==> inputs of try-quartz <==
==> flow/design.v (excerpt) <==
module cpu_core(
    input clk,
    input rst,
	 output [5:0] pc_out,
	 input [15:0] instr_out,
	 input [15:0] mem_Data_in,
	 output mem_wr,
	 output mem_rd,
	 output [15:0] reg_Data_2,
	 output [5:0] data_mem_address
    );
Settings: LEC_CHECK=0, CAP_MARGIN=20, CELL_PAD_IN_SITES_GLOBAL_PLACEMENT=3, CORE_MARGIN=2, CORE_UTILIZATION=48, MIN_ROUTING_LAYER=met2, PLACE_DENSITY_LB_ADDON=0.23, SLEW_MARGIN=30, TNS_END_PERCENT=95; clock period 14.1 ns.
run.sh (not shown) runs the stock make flow with config.mk's settings and CLKGATE_MAP_FILE=.
==> try-lagoon (differences from try-quartz) <==
- CELL_PAD_IN_SITES_GLOBAL_PLACEMENT: 3 -> not set
- CORE_UTILIZATION: 48 -> 26
- MIN_ROUTING_LAYER: met2 -> not set
- PLACE_DENSITY_LB_ADDON: 0.23 -> not set
- SLEW_MARGIN: 30 -> 20
- TNS_END_PERCENT: 95 -> not set
==> flow/constraint.sdc (replaced) <==
create_clock -name core_clock -period 10.9 [get_ports {clk}]
set_input_delay 2.1800 -clock core_clock [delete_from_list [all_inputs] [get_ports {clk}]]
set_output_delay 2.1800 -clock core_clock [all_outputs]
set_load 0.01 [all_outputs]
==> flow_summary.yaml <==
# implementation run metrics
status:
  status: "aborted with a tool error"
  stop_stage: "3_1_place_gp_skip_io"
  error: "[ERROR FLW-0024] Place density exceeds 1.0 (current PLACE_DENSITY_LB_ADDON =  0.23). Please check if the value of  PLACE_DENSITY_LB_ADDON is between 0 and 0.99."
floorplan:
  core_um2: 45600
  fp_util_pct: 48.9
  chipArea_um2: 48200
-- figures above: try-quartz

==> flow_summary.yaml <==
# generated from flow reports
status:
  status: "no timing/DRC/antenna violations"
timing:
  setup_tns_ns: 0
synthesis:
  ys_cells: 2583
floorplan:
  core_um2: 85000
  fp_util_pct: 26.2
  chipArea_um2: 88100
detailed_routing:
  antenna_left: 0
cells_and_area:
  nNonClkBuffers: 221
  final_cells: 3808
  final_cell_area_um2: 25600
-- figures above: try-lagoon


========
==> branch garnet <==
cpu_core again, from the RTL that the note above started with.
==> flow/config.mk <==
export PLATFORM = sky130hd
export DESIGN_NAME = cpu_core
export DESIGN_NICKNAME = cpu_core
export VERILOG_FILES = /design/flow/design.v
export SDC_FILE = /design/flow/constraint.sdc
export NUM_CORES = 4
export LEC_CHECK = 0
export ABC_AREA = 1
export CAP_MARGIN = 20
export CELL_PAD_IN_SITES_GLOBAL_PLACEMENT = 1
export CORE_MARGIN = 7
export CORE_UTILIZATION = 40
export CTS_CLUSTER_DIAMETER = 219
export GPL_ROUTABILITY_DRIVEN = 0
export GPL_TIMING_DRIVEN = 0
export HOLD_SLACK_MARGIN = 0.05
export MAX_ROUTING_LAYER = met5
export MIN_ROUTING_LAYER = met2
export PLACE_DENSITY_LB_ADDON = 0.08
export SETUP_SLACK_MARGIN = 2.05
export SLEW_MARGIN = 25
export TNS_END_PERCENT = 25
==> flow/constraint.sdc <==
create_clock -name core_clock -period 8.75 [get_ports {clk}]
set_input_delay 1.7500 -clock core_clock [delete_from_list [all_inputs] [get_ports {clk}]]
set_output_delay 1.7500 -clock core_clock [all_outputs]
set_load 0.01 [all_outputs]
==> inputs of branch amber, as changes to branch garnet <==
==> flow/config.mk (replaced) <==
export PLATFORM = sky130hd
export DESIGN_NAME = cpu_core
export DESIGN_NICKNAME = cpu_core
export VERILOG_FILES = /design/flow/design.v
export SDC_FILE = /design/flow/constraint.sdc
export NUM_CORES = 4
export LEC_CHECK = 0
export CAP_MARGIN = 20
export CORE_MARGIN = 2
export CORE_UTILIZATION = 70
export CTS_CLUSTER_DIAMETER = 141
export SETUP_SLACK_MARGIN = -0.56
export SLEW_MARGIN = 20
export TNS_END_PERCENT = 5
==> flow/constraint.sdc (replaced) <==
create_clock -name core_clock -period 7.83 [get_ports {clk}]
set_input_delay 1.5660 -clock core_clock [delete_from_list [all_inputs] [get_ports {clk}]]
set_output_delay 1.5660 -clock core_clock [all_outputs]
set_load 0.01 [all_outputs]
==> inputs of branch violet, as changes to branch garnet <==
==> flow/config.mk (replaced) <==
export PLATFORM = sky130hd
export DESIGN_NAME = cpu_core
export DESIGN_NICKNAME = cpu_core
export VERILOG_FILES = /design/flow/design.v
export SDC_FILE = /design/flow/constraint.sdc
export NUM_CORES = 4
export LEC_CHECK = 0
export CAP_MARGIN = 20
export CORE_MARGIN = 2
export CORE_UTILIZATION = 68
export CTS_CLUSTER_DIAMETER = 29
export SETUP_SLACK_MARGIN = -0.55
export SLEW_MARGIN = 20
==> flow/constraint.sdc (replaced) <==
create_clock -name core_clock -period 7.47 [get_ports {clk}]
set_input_delay 1.4940 -clock core_clock [delete_from_list [all_inputs] [get_ports {clk}]]
set_output_delay 1.4940 -clock core_clock [all_outputs]
set_load 0.01 [all_outputs]
==> inputs of branch xenon, as changes to branch garnet <==
==> flow/config.mk (replaced) <==
export PLATFORM = sky130hd
export DESIGN_NAME = cpu_core
export DESIGN_NICKNAME = cpu_core
export VERILOG_FILES = /design/flow/design.v
export SDC_FILE = /design/flow/constraint.sdc
export NUM_CORES = 4
export LEC_CHECK = 0
export ABC_AREA = 1
export CAP_MARGIN = 35
export CELL_PAD_IN_SITES_DETAIL_PLACEMENT = 0
export CELL_PAD_IN_SITES_GLOBAL_PLACEMENT = 1
export CORE_MARGIN = 5
export CORE_UTILIZATION = 66
export CTS_CLUSTER_SIZE = 54
export MIN_ROUTING_LAYER = met2
export SETUP_SLACK_MARGIN = -0.15
export SLEW_MARGIN = 20
export TNS_END_PERCENT = 60
==> flow/constraint.sdc (replaced) <==
create_clock -name core_clock -period 11.1 [get_ports {clk}]
set_input_delay 2.2200 -clock core_clock [delete_from_list [all_inputs] [get_ports {clk}]]
set_output_delay 2.2200 -clock core_clock [all_outputs]
set_load 0.01 [all_outputs]
==> results <==
Unique masters post-synth: branch xenon 50; branch garnet 50; branch violet 108; branch amber 108
Post-synth mux share: branch xenon 0%; branch garnet 0%; branch violet 8.83%; branch amber 8.83%
RePlAce Congestion: branch xenon -; branch garnet -; branch violet 1.15; branch amber 1.24
Instance count of the mapped netlist: branch xenon 3558; branch garnet 3558; branch violet 2583; branch amber 2583
Sum of net half-perimeters after detailed placement: branch xenon -; branch garnet 82.6 mm; branch violet 72.5 mm; branch amber 69.0 mm
Pre-Place Util: branch xenon 67.1%; branch garnet 40.8%; branch violet 68.9%; branch amber 70.8%
CTS buffer count: branch xenon -; branch garnet 29; branch violet 41; branch amber 26
Post-synthesis instance area: branch xenon 22600 um2; branch garnet 22600 um2; branch violet 22300 um2; branch amber 22300 um2
Die Area: branch xenon 38000 um2; branch garnet 63400 um2; branch violet 34300 um2; branch amber 33300 um2
TritonCTS sink count: branch xenon -; branch garnet 262; branch violet 262; branch amber 262
Number of hold buffers added after cts: branch xenon -; branch garnet 0; branch violet 0; branch amber 0
Synthesized Nets: branch xenon 3776; branch garnet 3776; branch violet 2801; branch amber 2801
Syn Area/Cell: branch xenon 6.35 um2; branch garnet 6.35 um2; branch violet 8.63 um2; branch amber 8.63 um2
Number of levels in the clock H-tree: branch xenon -; branch garnet 1; branch violet 2; branch amber 1
Number of placement rows: branch xenon 67; branch garnet 86; branch violet 66; branch amber 65
Area leader share: branch xenon 29.0%; branch garnet 29.0%; branch violet 29.4%; branch amber 29.4%
Total cell area at the placement stage: branch xenon -; branch garnet 24400 um2; branch violet 26200 um2; branch amber 26000 um2
Run status: branch xenon aborted with a tool error; branch garnet aborted with a tool error; branch violet aborted with a tool error; branch amber complete, but fails checks
Stage where the flow stopped: branch xenon global placement without I/O; branch garnet global routing; branch violet global routing; branch amber -
Layout check failures: branch xenon -; branch garnet -; branch violet -; branch amber setup timing
I/O Pins: branch xenon -; branch garnet 64; branch violet 64; branch amber 64
Seq share, synth: branch xenon 29.0%; branch garnet 29.0%; branch violet 29.4%; branch amber 29.4%
Chip area estimate from yosys synthesis: branch xenon 22600 um2; branch garnet 22600 um2; branch violet 22300 um2; branch amber 22300 um2
